Design apb_top, start of the top module:
module apb_top #(parameter DATA_WIDTH = 32 , parameter ADDR_WIDTH = 32) (
		output [DATA_WIDTH-1:0]	PRDATA_o,
		input 					PCLK_i,
		input 					PRESETn_i,
		input [DATA_WIDTH-1:0]	PWRDATA_i,
		input [ADDR_WIDTH-1:0]	PADDR_i,
		input 					PWRITE_i,
		input 					PREADY_i,
		input 					EVENT_i
);
export LEC_CHECK = 0
export CAP_MARGIN = 20
export CORE_MARGIN = 2
export CORE_UTILIZATION = 72
export PLACE_DENSITY_LB_ADDON = 0.13
export SLEW_MARGIN = 20
create_clock -name core_clock -period 1.6 [get_ports {PCLK_i}]
run.sh (not shown) runs the stock make flow with config.mk's settings and CLKGATE_MAP_FILE=.
The first run never finished: it broke off in global routing.
Change:
CORE_UTILIZATION = 40   (was 72)
PLACE_DENSITY_LB_ADDON = not set   (was 0.13)
clock period = 5.6 ns   (was 1.6 ns; I/O delays follow)
What happened: With this change the flow ran to the end with no violations. Synthesized area stays the same. Die size rose by well over a third. Synthesized cell count stays the same.
Change:
ABC_AREA = 1   (was not set)
CELL_PAD_IN_SITES_DETAIL_PLACEMENT = 0   (was not set)
CORE_MARGIN = 6   (was 2)
CTS_CLUSTER_SIZE = 47   (was not set)
GPL_ROUTABILITY_DRIVEN = 0   (was not set)
GPL_TIMING_DRIVEN = 0   (was not set)
SETUP_SLACK_MARGIN = 0.63   (was not set)
clock period = 6.0 ns   (was 5.6 ns; I/O delays follow)
First-iteration DRC count climbs by 89%.
Final cell count climbs by 75%.
Clock-buffer cell count is unchanged.
Global-route usage climbs by 2.5 points.
Change:
ABC_AREA = not set   (was 1)
CELL_PAD_IN_SITES_DETAIL_PLACEMENT = not set   (was 0)
CORE_MARGIN = 2   (was 6)
CTS_CLUSTER_SIZE = not set   (was 47)
GPL_ROUTABILITY_DRIVEN = not set   (was 0)
GPL_TIMING_DRIVEN = not set   (was 0)
SETUP_SLACK_MARGIN = not set   (was 0.63)
=> Area after synthesis went down by 11%. Routed wire length went down by 25%. Design area went down by about 11%. Clock-buffer cell count went down by 3. Global-route usage went down by 2.2 points.


## job 101
The RTL this note starts from:
==> flow/design.v <==
`timescale 1ns / 1ps
module apb_master #(parameter DATA_WIDTH = 32, parameter ADDR_WIDTH = 32) (
		output 					PSEL,
		output 					PENABLE,
		output  [ADDR_WIDTH-1:0] PADDR,
		output  [DATA_WIDTH-1:0]	PWRDATA,
		output  					PWRITE,
		output  [DATA_WIDTH-1:0]	PRDATA_o,
		input  [DATA_WIDTH-1:0]	PRDATA,
		input  [DATA_WIDTH-1:0] data_i,
		input  [ADDR_WIDTH-1:0]	addr_i,
		input 					PCLK,
		input 					PRESETn,
		input 					PREADY,
		input 					evnt_trig_i,
		input 					pwrite_i
);
parameter IDLE = 2'd0;
parameter SETUP = 2'd1;
parameter ACCESS = 2'd2;
reg [1:0]	state, next_state;
always@(posedge PCLK) begin
	if(!PRESETn)
		state <= IDLE ;
	else
		state <= next_state ;
end
always@(*) begin
	case(state)
		IDLE : begin
			if (evnt_trig_i)
				next_state <= SETUP ;
			else 
				next_state <= IDLE;
		end
		SETUP : next_state <= ACCESS;
		ACCESS : begin
			if(PREADY)
				next_state <= IDLE ;
			else 
				next_state <= ACCESS ;
		end
		default : next_state <= IDLE ;
	endcase
end
assign PSEL = PRESETn ? (state != IDLE) : 1'b0;
assign PENABLE = (state == ACCESS) ;
assign PWRITE = pwrite_i;
assign PWRDATA = data_i;
assign PADDR = addr_i;
assign PRDATA_o = PRDATA;
endmodule
`timescale 1ns / 1ps
module APB_slave #( parameter DATA_WIDTH = 32, parameter ADDR_WIDTH = 32)(
    output  reg [DATA_WIDTH-1:0] PRDATA,
    output                       PREADY_o,
    input                    PREADY,
    input   [DATA_WIDTH-1:0] PWRDATA, 
    input   [ADDR_WIDTH-1:0] PADDR,
    input                    PCLK,
    input                    PRESETn,
    input                    PWRITE,
    input                    PENABLE,
    input                    PSEL
    );
    parameter  IDLE   = 2'd0, SETUP = 2'd1, ACCESS =2'd2;
    reg [DATA_WIDTH-1:0]    APB_MEM [ADDR_WIDTH-1:0];
    reg [1:0] prsnt_state , next_state ;
    always@(posedge PCLK , negedge PRESETn) begin   
        if(!PRESETn)
            prsnt_state <= IDLE ;
        else 
            prsnt_state <= next_state ;
    end
   always@(* ) begin
        next_state <= prsnt_state;
        case (prsnt_state)
            IDLE : begin
                if(PSEL )
                    next_state <= SETUP;        
                else 
                    next_state <= IDLE;
            end
            SETUP : begin
                if(PENABLE)
                    next_state <= ACCESS;
                else 
                    next_state <= IDLE;
            end
            ACCESS : begin
                if(PREADY) begin
                    if(!PSEL) 
                        next_state <= IDLE ;
                    else
                        next_state <= SETUP ;
                end
                else 
                    next_state <= ACCESS;
            end
            default : next_state <= IDLE;
        endcase
   end
   always@(*) begin
         if(!PRESETn)
            PRDATA = 32'd0;
         else begin
            if((next_state == ACCESS) && !PWRITE && (PADDR < ADDR_WIDTH))
                PRDATA = APB_MEM[PADDR];
            else 
                PRDATA = 32'd0;    
         end
   end
   always@(posedge PCLK) begin
         if((next_state == ACCESS) && PWRITE && (PADDR < ADDR_WIDTH))
            APB_MEM[PADDR] <= PWRDATA ;
   end
   assign PREADY_o = PREADY ;
endmodule
`timescale 1ns / 1ps
module apb_top #(parameter DATA_WIDTH = 32 , parameter ADDR_WIDTH = 32) (
		output [DATA_WIDTH-1:0]	PRDATA_o,
		input 					PCLK_i,
		input 					PRESETn_i,
		input [DATA_WIDTH-1:0]	PWRDATA_i,
		input [ADDR_WIDTH-1:0]	PADDR_i,
		input 					PWRITE_i,
		input 					PREADY_i,
		input 					EVENT_i
);
	wire [DATA_WIDTH-1:0]	p_rd_intr, pwrdata_intr, paddr_intr;
	wire 					p_ready_intr, psel_intr, pena_intr, pwrite_intr;				
	apb_master  #(.DATA_WIDTH(DATA_WIDTH), .ADDR_WIDTH(ADDR_WIDTH))  master_inst(
		.PCLK(PCLK_i),
		.PRESETn(PRESETn_i),
		.evnt_trig_i(EVENT_i),
		.data_i(PWRDATA_i),
		.addr_i(PADDR_i),
		.pwrite_i(PWRITE_i),
		.PRDATA(p_rd_intr),
		.PREADY(p_ready_intr),
		.PSEL(psel_intr),
		.PENABLE(pena_intr),
		.PADDR(paddr_intr),
		.PWRDATA(pwrdata_intr),
		.PWRITE(pwrite_intr),
		.PRDATA_o(PRDATA_o)
	);
	APB_slave #(.DATA_WIDTH(DATA_WIDTH), .ADDR_WIDTH(ADDR_WIDTH)) slave_inst(
		.PREADY(PREADY_i),
		.PWRDATA(pwrdata_intr), 
		.PADDR(paddr_intr),
		.PCLK(PCLK_i),
		.PRESETn(PRESETn_i),
		.PWRITE(pwrite_intr),
		.PENABLE(pena_intr),
		.PSEL(psel_intr),
		.PRDATA(p_rd_intr),
		.PREADY_o(p_ready_intr)
	);
endmodule
clock: 3.13 ns
lec_check: 0
abc_area: 1
cap_margin: 20
core_aspect_ratio: 0.95
core_margin: 2
core_utilization: 72
cts_cluster_diameter: 237
min_routing_layer: met1
place_density_lb_addon: 0.08
slew_margin: 30
In job 101 the implementation completed, yet the final layout does not meet the checks, the culprit being negative setup slack.
The inputs of job 102 differ from those of job 101 as listed below.
Settings: PLACE_DENSITY_LB_ADDON removed (was 0.08); SETUP_SLACK_MARGIN newly set to 1.03; ABC_AREA removed (was 1); CORE_UTILIZATION changed from 72 to 52; CORE_ASPECT_RATIO changed from 0.95 to 1.43; CTS_CLUSTER_DIAMETER removed (was 237); the clock period (ns, I/O delays scaled along) changed from 3.13 to 4.83.
## What came out
| worst hold-check slack | job 102 vs job 101 | better |
Going from job 101 to job 102, summed instance area of the synthesized netlist shrank by more than 10%.
Across job 101 and job 102, a clean result was obtained everywhere but in job 101.
The flow completed for job 101, but it is not clean: the layout still shows negative setup slack.
Going from job 101 to job 102, switching power total fell by 41%, overall power consumption fell by about 37%.
[inputs] job 103 vs job 102
Settings: a change of SLEW_MARGIN from 30 to 20; a change of SETUP_SLACK_MARGIN from 1.03 to 0.73; a change of CORE_UTILIZATION from 52 to 72; a deleted CORE_ASPECT_RATIO that had been 1.43; an added PLACE_DENSITY of 0.65; a deleted MIN_ROUTING_LAYER that had been met1; a change of the clock period (ns, I/O delays scaled along) from 4.83 to 3.11.
--- outcome ---
Job 103: all stages done; final checks FAILED (negative setup slack). Reported net switching power of job 103 exceeds that of job 102 by more than half. Against job 102, clock-buffer cell count in job 103 rose by a little under 10%. Per the comparison of job 103 with job 102, pre-CTS worst setup slack down 0.69 ns; count of antenna diodes in the layout now smaller; vertical die dimension shrank by 29%; cell count lower.
The following lists how job 104 was set up differently from job 103:
Settings: swapping 72 for 28 in CORE_UTILIZATION; clearing PLACE_DENSITY, which used to be 0.65; clearing SETUP_SLACK_MARGIN, which used to be 0.73; swapping 3.11 for 8.26 in the clock period (ns, I/O delays scaled along).
Results
- NOTE: total length of routed wires in job 104 falls short of that of job 103
- On power: job 104 sits below job 103.
- Worst-path cell with the longest stage delay = a221oi_1: job 103; worst-path cell with the longest stage delay = clkdlybuf4s50_1: job 104
- Changes observed in job 104 relative to job 103: amount of wire on met2 after detailed routing lower, per-cell via count in the routed design went down, power dissipated in sequential cells moved down, post-route setup TNS went up 13.41 ns.
- Share of the cycle needed by the critical path after routing for job 104: 32 points down relative to job 103
- Lower setup clock skew after layout goes to job 103 over job 104.
- Job 104: full flow OK, the timing, design-rule and antenna checks passed
- [job 103] flow finished | final checks: failed | reasons: negative setup slack


// apb_top: RTL as listed in full above, without the edits since
make LEC_CHECK=0 CAP_MARGIN=20 CORE_ASPECT_RATIO=0.72 CORE_MARGIN=2 CORE_UTILIZATION=72 CTS_CLUSTER_DIAMETER=377 MIN_ROUTING_LAYER=met1 PLACE_DENSITY_LB_ADDON=0.08 SLEW_MARGIN=30 finish   # period 3.13 ns
The first run finished but failed the layout checks on negative setup slack.
Next try:
- ABC_AREA: not set -> 1
- CELL_PAD_IN_SITES_DETAIL_PLACEMENT: not set -> 0
- CORE_ASPECT_RATIO: 0.72 -> not set
- CORE_UTILIZATION: 72 -> 40
- CTS_CLUSTER_DIAMETER: 377 -> not set
- GPL_TIMING_DRIVEN: not set -> 0
- MIN_ROUTING_LAYER: met1 -> not set
- PLACE_DENSITY_LB_ADDON: 0.08 -> not set
- SETUP_SLACK_MARGIN: not set -> 0.63
- SLEW_MARGIN: 30 -> 20
- clock period: 3.13 -> 6.0 ns (I/O delays scaled with it)
Result:
- With this change the flow produced a clean layout
- wire length increases by 23%
- global-route usage goes down by 15 points
- power decreases by 44%
- clock skew rose by 0.018 ns
- count of clock-buffer cells in the layout came out higher by 20
- first-iteration DRC count fell by 3.9%
Next try:
- CAP_MARGIN: 20 -> 5
- CELL_PAD_IN_SITES_DETAIL_PLACEMENT: 0 -> not set
- CORE_UTILIZATION: 40 -> 72
- CTS_CLUSTER_DIAMETER: not set -> 95
- GPL_TIMING_DRIVEN: 0 -> not set
- PLACE_DENSITY: not set -> 0.65
- SETUP_SLACK_MARGIN: 0.63 -> -0.28
- clock period: 6.0 -> 3.12 ns (I/O delays scaled with it)
Result:
- With this change the flow completed, yet does not pass: negative setup slack
- routed wire length decreases by 13%
- setup slack gets worse by 0.84 ns
- utilization increases by 38 points
- synthesized area stays the same
Next try:
- CELL_PAD_IN_SITES_GLOBAL_PLACEMENT: not set -> 2
- CORE_ASPECT_RATIO: not set -> 0.55
- CORE_UTILIZATION: 72 -> 44
- CTS_CLUSTER_DIAMETER: 95 -> not set
- PLACE_DENSITY: 0.65 -> not set
- SETUP_SLACK_MARGIN: -0.28 -> not set
- SLEW_MARGIN: 20 -> 10
- clock period: 3.12 -> 6.0 ns (I/O delays scaled with it)
This time the run went through all stages and came out clean.
Routed wire length rose by 10%.
Combinational power fell by 54%.
Worst setup slack is better by 0.83 ns.
Utilization fell by 35 points.
Count of clock-buffer cells in the layout fell by 2.
Final area fell by 3.0%.
Final cell count rose by 7.3%.
Global-route usage fell by 13 points.
First-iteration DRC count fell by 36%.
Synthesized cell count does not change.


## P
// apb_top: RTL as listed in full above, without the edits since
export LEC_CHECK = 0
export CAP_MARGIN = 5
export CORE_ASPECT_RATIO = 0.6
export CORE_MARGIN = 2
export CORE_UTILIZATION = 34
export CTS_CLUSTER_DIAMETER = 70
export GPL_TIMING_DRIVEN = 0
export MIN_ROUTING_LAYER = met1
export PLACE_DENSITY = 0.77
export SLEW_MARGIN = 10
create_clock -name core_clock -period 7.46 [get_ports {PCLK_i}]
Input changes introduced in Q (baseline for comparison: P):
# P
export LEC_CHECK = 0
export CAP_MARGIN = 5
export CORE_ASPECT_RATIO = 0.6
export CORE_MARGIN = 2
export CORE_UTILIZATION = 34
export CTS_CLUSTER_DIAMETER = 70
export GPL_TIMING_DRIVEN = 0
export MIN_ROUTING_LAYER = met1
export PLACE_DENSITY = 0.77
export SLEW_MARGIN = 10
create_clock -name core_clock -period 7.46 [get_ports {PCLK_i}]
# Q
export LEC_CHECK = 0
export CAP_MARGIN = 5
export CORE_MARGIN = 2
export CORE_UTILIZATION = 72
export CTS_CLUSTER_DIAMETER = 90
export PLACE_DENSITY = 0.65
export SETUP_SLACK_MARGIN = 0.76
export SLEW_MARGIN = 20
create_clock -name core_clock -period 3.12 [get_ports {PCLK_i}]
[summary]
- Q: complete, dirty (negative setup slack)
- The register cell area after layout on P is in line with that on Q.
- Standard-cell row count is lower on Q
- Delta (Q minus P): clock buffer and inverter area fraction after layout went down by 0.29 points; setup slack after layout went down by 1020 ps; total die size went down by 52%.
- Worst-path maximum fanout down 4 in Q wrt P
- The utilization of Q exceeds that of P by 51 points.
What R does differently from Q at the input level:
# Q
export LEC_CHECK = 0
export CAP_MARGIN = 5
export CORE_MARGIN = 2
export CORE_UTILIZATION = 72
export CTS_CLUSTER_DIAMETER = 90
export PLACE_DENSITY = 0.65
export SETUP_SLACK_MARGIN = 0.76
export SLEW_MARGIN = 20
create_clock -name core_clock -period 3.12 [get_ports {PCLK_i}]
# R
export LEC_CHECK = 0
export ABC_AREA = 1
export CAP_MARGIN = 20
export CORE_MARGIN = 2
export CORE_UTILIZATION = 72
export CTS_CLUSTER_DIAMETER = 351
export CTS_CLUSTER_SIZE = 10
export SETUP_SLACK_MARGIN = 0.94
export SLEW_MARGIN = 20
create_clock -name core_clock -period 3.17 [get_ports {PCLK_i}]
==> comparison <==
Final checks on R, whose flow otherwise completed, came back failing, citing negative setup slack.
The initial cell density of the core of Q and that of R are within noise of each other.
Across both runs, routed wire length was higher for R than for Q.
R vs Q: sequential share of power down in R
R: number of placed instances with taps included is 2451 higher than what Q reported.
Compare R and Q | power lower: Q
R: number of cells on the worst reg-to-reg path 10 below Q
Q → R: sequential area share after synthesis decreased by 8.2 points relative to the old numbers; number of iterations in the first detailed-routing pass increased by 5 relative to the old numbers; overall chip area increased by about 12% relative to the old numbers.
> inputs changed (R -> S)
# R
export LEC_CHECK = 0
export ABC_AREA = 1
export CAP_MARGIN = 20
export CORE_MARGIN = 2
export CORE_UTILIZATION = 72
export CTS_CLUSTER_DIAMETER = 351
export CTS_CLUSTER_SIZE = 10
export SETUP_SLACK_MARGIN = 0.94
export SLEW_MARGIN = 20
create_clock -name core_clock -period 3.17 [get_ports {PCLK_i}]
# S
export LEC_CHECK = 0
export ABC_AREA = 0
export CAP_MARGIN = 5
export CORE_MARGIN = 2
export CORE_UTILIZATION = 72
export CTS_CLUSTER_DIAMETER = 388
export PLACE_DENSITY = 0.65
export SETUP_SLACK_MARGIN = -0.07
export SLEW_MARGIN = 20
create_clock -name core_clock -period 3.12 [get_ports {PCLK_i}]
Notes after the runs:
S: flow complete, layout not clean; failing: negative setup slack
Against R, S comes in about 55% lower on cell count after synthesis.
Critical path endpoint: PRDATA_o[6] -> S, PRDATA_o[26] -> R
The relative slew slack number comes out higher for S vs R.
In the tables for S and R, peak per-stage delay on the critical path reads lower with R.
First-pass GRT wire length (lower): S
[compare] base=R new=S: worst slack at placement saw a decrease; required time at the worst-slack endpoint saw a decrease; post-detailed-route via-to-cell ratio saw an increase; combinational cell area excluding buffers and inverters saw a decrease; area of the mapped netlist saw a decrease.
In the flow results for S and R, the chip width is larger on R.
Of S and R, S shows the lower routed wire length, with R above it.
Relative to S, the following input files were edited for T:
# S
export LEC_CHECK = 0
export ABC_AREA = 0
export CAP_MARGIN = 5
export CORE_MARGIN = 2
export CORE_UTILIZATION = 72
export CTS_CLUSTER_DIAMETER = 388
export PLACE_DENSITY = 0.65
export SETUP_SLACK_MARGIN = -0.07
export SLEW_MARGIN = 20
create_clock -name core_clock -period 3.12 [get_ports {PCLK_i}]
# T
export LEC_CHECK = 0
export CAP_MARGIN = 0
export CELL_PAD_IN_SITES_GLOBAL_PLACEMENT = 2
export CORE_MARGIN = 2
export CORE_UTILIZATION = 59
export GPL_TIMING_DRIVEN = 1
export PLACE_DENSITY_LB_ADDON = 0.23
export SLEW_MARGIN = 20
create_clock -name core_clock -period 8.88 [get_ports {PCLK_i}]
==> results <==
T ends up with a setup slack that is 1790 ps higher than in S.
Looking at the reports, T completed the entire flow and the layout it produced met the timing, design-rule and antenna checks.
T ended with more number of buffers inserted during clock tree synthesis than S.
Taking S as the reference point, the biggest cell delay along the critical path of T rises by 420 ps.
Looking at kind of path behind the tightest hold check, the in -> async result is from S; the reg -> reg one comes from T.
On path depth of the worst reg2reg path, T tracks S almost exactly.
Cell resize tally after clock tree synthesis: T lower than S
Power figures rest on the tool's default switching activity, not on a simulated workload.
